==> 11-19: inputs <==
## axis_matmul2x2
module axis_matmul2x2(
    input                       clk             ,
    input                       rst             ,
    input                       s_axis_tvalid   ,
    input     [31 : 0]          s_axis_tdata    ,
    input                       s_axis_tlast    ,
    output                      s_axis_tready   ,
    output                      m_axis_tvalid   ,
    output    [31 : 0]          m_axis_tdata    ,
    output                      m_axis_tlast    ,
    input                       m_axis_tready   
);
==> flow/config.mk <==
export PLATFORM = sky130hd
export DESIGN_NAME = axis_matmul2x2
export DESIGN_NICKNAME = axis_matmul2x2
export VERILOG_FILES = /design/flow/design.v
export SDC_FILE = /design/flow/constraint.sdc
export NUM_CORES = 4
export LEC_CHECK = 0
export ABC_AREA = 0
export CAP_MARGIN = 20
export CELL_PAD_IN_SITES_GLOBAL_PLACEMENT = 3
export CORE_ASPECT_RATIO = 1.29
export CORE_MARGIN = 7
export CORE_UTILIZATION = 52
export CTS_CLUSTER_DIAMETER = 57
export CTS_CLUSTER_SIZE = 35
export HOLD_SLACK_MARGIN = 0.07
export SETUP_SLACK_MARGIN = -0.44
export SLEW_MARGIN = 10
==> flow/constraint.sdc <==
create_clock -name core_clock -period 6.48 [get_ports {clk}]
set_input_delay 1.2960 -clock core_clock [delete_from_list [all_inputs] [get_ports {clk}]]
set_output_delay 1.2960 -clock core_clock [all_outputs]
set_load 0.01 [all_outputs]
run.sh (not shown) runs the stock make flow with config.mk's settings and CLKGATE_MAP_FILE=.
==> 09-22 (differences from 11-19) <==
Settings changed: ABC_AREA 0 to default, CELL_PAD_IN_SITES_GLOBAL_PLACEMENT 3 to default, CORE_ASPECT_RATIO 1.29 to default, CORE_MARGIN 7 to 2, CORE_UTILIZATION 52 to 40, CTS_CLUSTER_DIAMETER 57 to default, CTS_CLUSTER_SIZE 35 to default, HOLD_SLACK_MARGIN 0.07 to default, SETUP_SLACK_MARGIN -0.44 to default, SLEW_MARGIN 10 to 20.
==> flow/constraint.sdc (replaced) <==
create_clock -name core_clock -period 7.5 [get_ports {clk}]
set_input_delay 1.5000 -clock core_clock [delete_from_list [all_inputs] [get_ports {clk}]]
set_output_delay 1.5000 -clock core_clock [all_outputs]
set_load 0.01 [all_outputs]
==> 02-17 (differences from 11-19) <==
Settings changed: ABC_AREA 0 to 1, CELL_PAD_IN_SITES_GLOBAL_PLACEMENT 3 to default, CORE_ASPECT_RATIO 1.29 to default, CORE_MARGIN 7 to 2, CORE_UTILIZATION 52 to 72, CTS_CLUSTER_DIAMETER 57 to default, CTS_CLUSTER_SIZE 35 to default, HOLD_SLACK_MARGIN 0.07 to default, PLACE_DENSITY_LB_ADDON from default to 0.19, SETUP_SLACK_MARGIN -0.44 to default, SLEW_MARGIN 10 to 20.
==> flow/constraint.sdc (replaced) <==
create_clock -name core_clock -period 4.77 [get_ports {clk}]
set_input_delay 0.9540 -clock core_clock [delete_from_list [all_inputs] [get_ports {clk}]]
set_output_delay 0.9540 -clock core_clock [all_outputs]
set_load 0.01 [all_outputs]
==> 01-05 (differences from 11-19) <==
Settings changed: CELL_PAD_IN_SITES_DETAIL_PLACEMENT from default to 2, CELL_PAD_IN_SITES_GLOBAL_PLACEMENT 3 to 1, CTS_CLUSTER_SIZE 35 to 22, MIN_ROUTING_LAYER from default to met2, PLACE_DENSITY from default to 0.47, SETUP_SLACK_MARGIN -0.44 to default.
==> flow/constraint.sdc (replaced) <==
create_clock -name core_clock -period 10.0 [get_ports {clk}]
set_input_delay 2.0000 -clock core_clock [delete_from_list [all_inputs] [get_ports {clk}]]
set_output_delay 2.0000 -clock core_clock [all_outputs]
set_load 0.01 [all_outputs]
==> results <==
09-22 finished with timing, DRC and antenna clean. 01-05 did not get past clock tree synthesis (4_1_cts) with DPL-0033. 11-19 aborted during global placement without I/O (3_1_place_gp_skip_io). 02-17 finished but failed the layout checks on setup timing.
Against 02-17, the clock skew of 09-22 is higher by 0.013 ns.
Of 09-22 and 02-17, 09-22 has the higher cell area (gap 1.5%, measured against 02-17).
Against 09-22, the global-route usage of 02-17 is higher by 15 points.
First-iteration DRC count: 02-17 is higher than 09-22 (about 100%).
Between 02-17 and 09-22, the lower clock-buffer cell count is in 02-17 (gap 16).
Between 09-22 and 02-17, the lower wire length is in 09-22 (gap 16%, measured against 02-17).
Of 09-22 and 02-17, 02-17 has the higher sequential power (gap about 33%, measured against 02-17).
Of 02-17 and 11-19, 11-19 has the higher die area (gap 37%, measured against 11-19).
Of 02-17 and 09-22, 02-17 has the higher clock power (gap 44%, measured against 09-22).
Flip-flop count is the same in 09-22 and 02-17.
==> figures <==
Status: 11-19 stopped before the end; 01-05 stopped before the end; 02-17 finished with violations; 09-22 finished clean
Failing step: 11-19 global placement without I/O (3_1_place_gp_skip_io); 01-05 clock tree synthesis (4_1_cts); 02-17 -; 09-22 -
Reasons for failing layout checks: 11-19 -; 01-05 -; 02-17 setup timing; 09-22 -
Number of port buffers: 11-19 -; 01-05 54; 02-17 54; 09-22 54
Detailed-route wire length: 11-19 -; 01-05 -; 02-17 30100 µm; 09-22 25300 µm
Count of fill cells added during filler insertion: 11-19 -; 01-05 -; 02-17 1052; 09-22 3281
Adder-Cell Fraction of Synth Area: 11-19 15.0%; 01-05 15.0%; 02-17 15.4%; 09-22 15.0%
Fmax: 11-19 -; 01-05 -; 02-17 154 MHz; 09-22 141 MHz
Share of the final layout cell area in sequential cells: 11-19 -; 01-05 -; 02-17 36.6%; 09-22 36.0%
Most crowded layer after global routing: 11-19 -; 01-05 -; 02-17 met2; 09-22 met2
Post-CTS resize count: 11-19 -; 01-05 -; 02-17 8; 09-22 0
Launch point of the worst path: 11-19 -; 01-05 -; 02-17 u_top.sa.sa_1_0.mac.mul.pp_generator.pp_0[2]; 09-22 u_top.sa.sa_1_1.mac.mul.pp_generator.pp_0[0]
Combinational gate power: 11-19 -; 01-05 -; 02-17 1.10 mW; 09-22 0.832 mW
Largest voltage drop on the vdd net: 11-19 -; 01-05 -; 02-17 0.000349 V; 09-22 0.000186 V
Logic area: 11-19 -; 01-05 -; 02-17 6900 µm²; 09-22 7490 µm²
Final Worst Setup Slack: 11-19 -; 01-05 -; 02-17 -1.71 ns; 09-22 0.388 ns
Number of non-clock inverters in the layout: 11-19 -; 01-05 -; 02-17 268; 09-22 122
Non-clock buffer count in the final layout: 11-19 -; 01-05 -; 02-17 93; 09-22 66
Die Width: 11-19 158 µm; 01-05 158 µm; 02-17 142 µm; 09-22 191 µm
Post-CTS clock slew at the launch and capture registers of the worst setup and hold paths: 11-19 -; 01-05 -; 02-17 0.06 ns; 09-22 0.06 ns
Nature of the critical path endpoint: 11-19 -; 01-05 -; 02-17 register; 09-22 register
Number of cells on the worst hold path: 11-19 -; 01-05 -; 02-17 2; 09-22 2
Non-clock buffer share: 11-19 -; 01-05 -; 02-17 5.29%; 09-22 4.02%
Flip-flop and latch count: 11-19 -; 01-05 -; 02-17 288; 09-22 288
Power figures rest on the tool's default switching activity, not on a simulated workload.
